== job 101 ==
==> flow/design.v <==
`timescale 10ns/1ns
module servo( input clk, input rst, output reg PWM, input [1:0]boton_cambiar_grados );
integer contador;
integer frecuencia;
integer auxContador;
reg C;
always@(posedge clk) begin
if (rst) begin
	PWM<=0;
	contador<=0;
end else begin
PWM<=~boton_cambiar_grados;
	auxContador=auxContador+1;
	if(boton_cambiar_grados==1)
		begin
				contador<= contador +1;                      
				if (contador< 75_000) 
				begin
					PWM <= 1;
				end
				else
				if (contador < 1_900_000)  
				begin
				PWM <= 0;
				end
	end			
	else if(boton_cambiar_grados==2)
		begin
				contador<= contador +1;                      
				if (contador<150_000)  
				begin
					PWM <= 1;
				end
				else
				if (contador < 1_850_000)  
				begin
				PWM <= 0;
				end
	end	
	else if(boton_cambiar_grados==3)
		begin
				contador<= contador +1;                      
				if (contador<240_000)	 
				begin
					PWM <= 1;
				end
				else
				if (contador < 1_800_000)  
				begin
				PWM <= 0;
				end
	end
	if(contador >=2_100_000)  
	begin
		contador <= 0;
	end			
end
end
 endmodule 
module ultrasonido1(input ultra, input clk, input rst, input echo, output reg done, output reg trigger, output reg [15:0] distance);
	parameter divH = 1000; 
	parameter divL = 2000;
	integer countF;
	integer countEcho;
	always @(posedge clk) begin 
		if (rst | ultra) 
		begin 
			countF <= 0;
			trigger <= 0;
		end 
		else 
		begin
			countF <= countF +1;  
			if (countF < divH+1)
				trigger <= 1;
			else
			if (countF < divL+1)
				trigger <= 0;
			else 
				countF <= 0;
		end
	end
	always @(posedge clk) begin
		if (rst) begin
			countEcho <= 0;
			done <= 0;
			distance <= 0;
		end
		else if (echo == 1) begin
			countEcho <= countEcho +1;
			done <= 0;
		end
		else
		begin
			if (echo == 0 & countEcho != 0)	
				distance <= (~countEcho*340)/2000000;
				countEcho <=0;
				done <= 1; 	
		end
	end
endmodule
`timescale 10ns/1ns
 module radar(  input clk, input rst, input echo, input [1:0] boton_cambiar_grados, output done, output trigger,
 output [15:0] distance, output PWM, input ultra);
 servo   servo( .clk (clk), .rst(rst), .PWM(PWM), .boton_cambiar_grados(boton_cambiar_grados));
 ultrasonido1 ultrasonido2( .ultra(ultra), .clk(clk), .rst(rst),  .echo(echo), .done(done), .trigger(trigger),.distance(distance));
 endmodule
export LEC_CHECK = 0
export CAP_MARGIN = 20
export CELL_PAD_IN_SITES_GLOBAL_PLACEMENT = 1
export CORE_ASPECT_RATIO = 1.78
export CORE_MARGIN = 2
export CORE_UTILIZATION = 32
export CTS_CLUSTER_DIAMETER = 331
export GPL_ROUTABILITY_DRIVEN = 0
export GPL_TIMING_DRIVEN = 0
export MAX_ROUTING_LAYER = met4
export PLACE_DENSITY_LB_ADDON = 0.01
export SLEW_MARGIN = 5
export TNS_END_PERCENT = 25
create_clock -name core_clock -period 39.6 [get_ports {clk}]
run.sh (not shown) runs the stock make flow with config.mk's settings and CLKGATE_MAP_FILE=.
Job 101 finished end to end and its layout was clean on timing, DRC and antenna.
--- input diff job 101..job 102 ---
- CELL_PAD_IN_SITES_GLOBAL_PLACEMENT: 1 -> unset
- MAX_ROUTING_LAYER: met4 -> unset
- CORE_UTILIZATION: 32 -> 17
- CTS_CLUSTER_DIAMETER: 331 -> unset
- GPL_TIMING_DRIVEN: 0 -> unset
- SLEW_MARGIN: 5 -> 20
- TNS_END_PERCENT: 25 -> unset
- PLACE_DENSITY_LB_ADDON: 0.01 -> unset
- GPL_ROUTABILITY_DRIVEN: 0 -> unset
- CORE_ASPECT_RATIO: 1.78 -> unset
- the clock period (ns, I/O delays scaled along): 39.6 -> 32.8
Notes after the runs:
- Job 102: done, clean on timing, DRC and antenna
- Compared job 102 vs job 101, and stage delay of the slowest cell on the critical path is down in job 102.
- Job 102 vs. job 101: cell area reported after detailed placement higher; die size higher.
- Going from job 101 to job 102, worst hold slack went up by 6.2 ps, design area went up by 600 sq um.
Modified inputs, job 103 compared to job 102
- ABC_AREA: unset -> 1
- CORE_UTILIZATION: 17 -> 69
- the clock period (ns, I/O delays scaled along): 32.8 -> 12.0
==> comparison <==
- Diff job 103..job 102 | I/O pin count | negligible
- Measured against each other, job 103 and job 102 differ in chip area, the lower figure coming from job 103.
- Against job 102, job 103 reports a placed cell count that is higher.
- Run status, job 103: aborted in clock tree synthesis, error DPL-0038
- Delta (job 103 minus job 102): placement-stage worst setup slack decreased 15020 ps; cell area after technology mapping increased 1900 sq um; number of distinct library cells after synthesis decreased 75.
- Placed cell area of job 103 exceeds that of job 102 by more than a quarter.
diff inputs: job 103 => job 104
- a change of CORE_UTILIZATION from 69 to 72
- an added CTS_CLUSTER_SIZE of 15
- an added PLACE_DENSITY_LB_ADDON of 0.06
### Flow results
Job 104 did not finish: a tool error stopped it during detailed placement. From job 103 to job 104 the numbers moved as follows: simple-gate share of the synthesized area level, full die area moved down, routability-driven placement congestion ratio level, core utilization at floorplan moved up, x dimension of the die moved down.


RTL: the design.v shown in full above, as it stands there.
==> flow/config.mk <==
export PLATFORM = sky130hd
export DESIGN_NAME = radar
export DESIGN_NICKNAME = radar
export VERILOG_FILES = /design/flow/design.v
export SDC_FILE = /design/flow/constraint.sdc
export NUM_CORES = 4
export LEC_CHECK = 0
export ABC_AREA = 1
export CAP_MARGIN = 20
export CORE_MARGIN = 2
export CORE_UTILIZATION = 72
export CTS_CLUSTER_DIAMETER = 348
export CTS_CLUSTER_SIZE = 100
export PLACE_DENSITY = 0.87
export SLEW_MARGIN = 20
export TNS_END_PERCENT = 10
==> flow/constraint.sdc <==
create_clock -name core_clock -period 13.9 [get_ports {clk}]
set_input_delay 2.7800 -clock core_clock [delete_from_list [all_inputs] [get_ports {clk}]]
set_output_delay 2.7800 -clock core_clock [all_outputs]
set_load 0.01 [all_outputs]
The first run stopped in clock tree synthesis (4_1_cts).
Change:
Settings changed: ABC_AREA 1 to not set, CORE_UTILIZATION 72 to 43, CTS_CLUSTER_DIAMETER 348 to not set, CTS_CLUSTER_SIZE 100 to not set, PLACE_DENSITY 0.87 to not set, TNS_END_PERCENT 10 to not set.
Clock period 13.9 ns to 23.5 ns, I/O delays scaled along.
The new run went through all stages and came out clean.
Synthesized cell count is lower by a quarter to a third.
Die size came out higher by well over a third.
Synthesized area came out lower by a little under a tenth.
Change:
Settings changed: ABC_AREA set to 1, CORE_UTILIZATION 43 to 72, PLACE_DENSITY_LB_ADDON set to 0.2, TNS_END_PERCENT set to 5.
Clock period 23.5 ns to 19.2 ns, I/O delays scaled along.
Outcome:
- The changed run finished with timing, DRC and antenna clean
- via count came out higher by 20%
- die area came out lower by 34%
- fmax came out higher by about 22%
- routed wire length came out higher by 5.7%
Change:
Settings changed: CTS_CLUSTER_SIZE set to 15, HOLD_SLACK_MARGIN set to 0.29, PLACE_DENSITY_LB_ADDON 0.2 to 0.06, SETUP_SLACK_MARGIN set to 3.41, TNS_END_PERCENT 5 to not set.
Clock period 19.2 ns to 12.0 ns, I/O delays scaled along.
=> With this change the flow died in detailed placement (3_5_place_dp), error DPL-0033; area after synthesis is unchanged; die size does not change; synthesized cell count stays the same.
Change:
Settings changed: CAP_MARGIN 20 to 40, CTS_CLUSTER_SIZE 15 to 98, HOLD_SLACK_MARGIN 0.29 to not set, PLACE_DENSITY set to 0.35, PLACE_DENSITY_LB_ADDON 0.06 to not set, SETUP_SLACK_MARGIN 3.41 to not set.
The new run did not get past detailed placement (3_5_place_dp) on DPL-0033.
Area after synthesis is unchanged.
Die area does not change.
Synthesized cell count stays the same.


== run A ==
Starts from the design.v that is shown in full above.
clock: 25.0 ns
lec_check: 0
abc_area: 1
cap_margin: 20
cell_pad_in_sites_global_placement: 1
core_margin: 2
core_utilization: 40
cts_cluster_diameter: 333
cts_cluster_size: 47
hold_slack_margin: 0.15
slew_margin: 20
Edits applied to the flow inputs when going from run A to run B:
- CORE_UTILIZATION changed from 40 to 61
- ABC_AREA changed from 1 to 0
- CTS_CLUSTER_DIAMETER changed from 333 to 120
- TNS_END_PERCENT newly set to 25
- SETUP_SLACK_MARGIN newly set to -1.38
- CTS_CLUSTER_SIZE changed from 47 to 100
[summary]
In summary, run A completed successfully, with a layout that passed the timing, DRC and antenna checks. Run B: full flow OK, the timing, DRC and antenna checks passed. When run B is set beside run A, its number of nets in the final layout turns out to be 1040 smaller. For run A, the timing startpoint of the critical path was ultrasonido2.countEcho[6], unlike run B, where it was ultrasonido2.countEcho[10]. Average wire per cell in the routed design is lower on run A. The final hold slack was comparable across run A and run B.
diff inputs: run B => run C
- CORE_UTILIZATION: 61 -> 40
- CELL_PAD_IN_SITES_GLOBAL_PLACEMENT: 1 -> unset
- ABC_AREA: 0 -> 1
- CTS_CLUSTER_SIZE: 100 -> unset
- GPL_ROUTABILITY_DRIVEN: unset -> 0
- CTS_CLUSTER_DIAMETER: 120 -> 179
- TNS_END_PERCENT: 25 -> unset
- SETUP_SLACK_MARGIN: -1.38 -> 5.0
- HOLD_SLACK_MARGIN: 0.15 -> unset
- CORE_ASPECT_RATIO: unset -> 1.6
Comparing critical path data required time for run B and run C, the bigger number came from run C. Run C went all the way through the flow, and no timing, DRC or antenna check failed. Run C reports a lower met1 usage in global routing than run B does. Re post-CTS setup buffer count: no difference whatsoever between run B and run C. Run C -> run B: number of flip-flops and latches delta 0, exact match. Compared with run B, in run C wire length of the first global-routing pass now larger, met2 routing resource usage after global routing now smaller, minimum setup slack in the final design now larger, clock-buffer cell count now larger.
Input changes introduced in run D (baseline for comparison: run C):
- SLEW_MARGIN: 20 -> 35
- TNS_END_PERCENT: unset -> 35
- CELL_PAD_IN_SITES_GLOBAL_PLACEMENT: unset -> 3
- GPL_TIMING_DRIVEN: unset -> 0
- SETUP_SLACK_MARGIN: 5.0 -> unset
- CTS_CLUSTER_SIZE: unset -> 59
- HOLD_SLACK_MARGIN: unset -> 0.05
- MIN_ROUTING_LAYER: unset -> met2
[summary]
Run D never completed, since it errored out during global placement without I/O (3_1_place_gp_skip_io). Delta (run D minus run C): synthesized area was more or less identical, synthesized-area fraction occupied by xor and xnor cells comparable, synthesized area divided by synthesized cell count about even. Looking at run D and run C, the number of rows created at floorplan is a wash. From run D to run C, core footprint did not move at all. From run D to run C, share of the yosys chip area belonging to registers did not move at all. Area share of and-or/or-and cells after synthesis essentially unchanged between run D and run C. As far as die outline area goes, run D and run C are indistinguishable; the numbers are identical.


## build 56
RTL: the design.v shown in full above, as it stands there.
==> flow/config.mk <==
export PLATFORM = sky130hd
export DESIGN_NAME = radar
export DESIGN_NICKNAME = radar
export VERILOG_FILES = /design/flow/design.v
export SDC_FILE = /design/flow/constraint.sdc
export NUM_CORES = 4
export LEC_CHECK = 0
export CAP_MARGIN = 20
export CELL_PAD_IN_SITES_GLOBAL_PLACEMENT = 1
export CORE_ASPECT_RATIO = 1.78
export CORE_MARGIN = 2
export CORE_UTILIZATION = 32
export CTS_CLUSTER_DIAMETER = 393
export GPL_ROUTABILITY_DRIVEN = 0
export PLACE_DENSITY_LB_ADDON = 0.01
export SLEW_MARGIN = 20
export TNS_END_PERCENT = 25
==> flow/constraint.sdc <==
create_clock -name core_clock -period 39.6 [get_ports {clk}]
set_input_delay 7.9200 -clock core_clock [delete_from_list [all_inputs] [get_ports {clk}]]
set_output_delay 7.9200 -clock core_clock [all_outputs]
set_load 0.01 [all_outputs]
[inputs] build 48 vs build 56
- TNS_END_PERCENT: 25 -> unset
- CTS_CLUSTER_DIAMETER: 393 -> unset
- CELL_PAD_IN_SITES_GLOBAL_PLACEMENT: 1 -> unset
- PLACE_DENSITY_LB_ADDON: 0.01 -> unset
- CORE_ASPECT_RATIO: 1.78 -> 1.6
- CORE_UTILIZATION: 32 -> 40
- the clock period (ns, I/O delays scaled along): 39.6 -> 25.0
Findings:
Every stage of the flow completed for build 48, and the final layout passed the timing, DRC and antenna checks. Changes observed in build 48 relative to build 56: total wire length now sits lower. Die footprint ended up 20% lower on build 48 than on build 56.
#### Input delta (build 35 over build 48)
- changing CORE_UTILIZATION from 40 to 61
- removing GPL_ROUTABILITY_DRIVEN (formerly 0)
- setting CTS_CLUSTER_DIAMETER to 123 for the first time
- setting HOLD_SLACK_MARGIN to 0.15 for the first time
- setting CELL_PAD_IN_SITES_GLOBAL_PLACEMENT to 1 for the first time
- changing CORE_MARGIN from 2 to 9
- removing CORE_ASPECT_RATIO (formerly 1.6)
- setting CTS_CLUSTER_SIZE to 100 for the first time
- setting ABC_AREA to 0 for the first time
- setting TNS_END_PERCENT to 10 for the first time
==> comparison <==
Per the comparison of build 35 with build 48, met2 usage saw an increase. Build 48 -> build 35: remaining number of nets flagged by the antenna check after routing delta 0, exact match. Build 35 vs build 48 — met3 routed wirelength rose 72%. Build 35: PASS, flow complete, no timing, DRC or antenna violations. In the tables for build 48 and build 35, maximum frequency reads higher with build 35. Between build 48 and build 35, the part of the cycle the worst path needs is higher for build 48. Going from build 48 to build 35, post-route standard cell area excluding fillers shrank slightly. Compared with build 48, build 35 shows a lower total routed wirelength. Diff build 48..build 35 | post-synthesis simple-gate area fraction | unchanged. Total via count after detailed routing essentially unchanged between build 48 and build 35.
Input changes introduced in build 64 (baseline for comparison: build 35):
- TNS_END_PERCENT: 10 -> unset
- HOLD_SLACK_MARGIN: 0.15 -> unset
- CTS_CLUSTER_DIAMETER: 123 -> unset
- CELL_PAD_IN_SITES_GLOBAL_PLACEMENT: 1 -> unset
- CORE_MARGIN: 9 -> 2
- CORE_UTILIZATION: 61 -> 40
- ABC_AREA: 0 -> unset
- CTS_CLUSTER_SIZE: 100 -> unset
- the clock period (ns, I/O delays scaled along): 25.0 -> 23.5
==> results <==
- Between build 64 and build 35, it is build 64 whose global-route wire length before repair is higher, by about 4.4%.
- The final reports for build 64 and build 35 show setup slack lower in the former.
- In build 64 relative to build 35, routed wire length had gone up by a few percent.
- Tally of clock buffers in the finished layout down 1 in build 64 wrt build 35
Input-level comparison between build 10 and build 64:
- TNS_END_PERCENT: unset -> 15
- CTS_CLUSTER_SIZE: unset -> 10
- CORE_UTILIZATION: 40 -> 72
- PLACE_DENSITY_LB_ADDON: unset -> 0.05
- ABC_AREA: unset -> 1
- the clock period (ns, I/O delays scaled along): 23.5 -> 16.8
- Build 10: all stages complete, timing, DRC and antenna checks passed
- Against build 64, build 10 comes in 58% lower on number of inserted filler cells in the final layout.
- When build 10 is set beside build 64, its measured slew at the worst slew-check pin turns out to be 120 ps larger.
- Compared to build 64, build 10 has time the final worst path needs with I/O delays and setup 5960 ps lower.
- [compare] base=build 64 new=build 10: global router's overall resource usage increased by 14 points relative to the old numbers, die width decreased by 50 um relative to the old numbers.
- Build 64 → build 10: via count went up, final design instance area without fill increased by about 15% relative to the old numbers, flop share of the area lower.
Here is what was changed in the inputs of build 27 compared with build 10.
- HOLD_SLACK_MARGIN: unset -> 0.28
- TNS_END_PERCENT: 15 -> unset
- CTS_CLUSTER_SIZE: 10 -> 15
- PLACE_DENSITY_LB_ADDON: 0.05 -> 0.06
- SETUP_SLACK_MARGIN: unset -> 0.35
- the clock period (ns, I/O delays scaled along): 16.8 -> 12.0
==> comparison <==
Status: build 27 FAILED at detailed placement (3_5_place_dp) (tool error). Per the comparison of build 27 with build 10, overall die height essentially unchanged, top-level port count essentially unchanged, quantity of I/O buffers inserted on ports comparable, simple-gate share of the synthesized area ~0 delta. Row routability-driven placement congestion ratio: build 27 higher / build 10 lower. For and-or/or-and share of the synthesized area, build 27 and build 10 come out practically identical. Re cell count in the Yosys report: no difference whatsoever between build 10 and build 27. Diff build 27..build 10 | flop and latch count out of synthesis | unchanged.
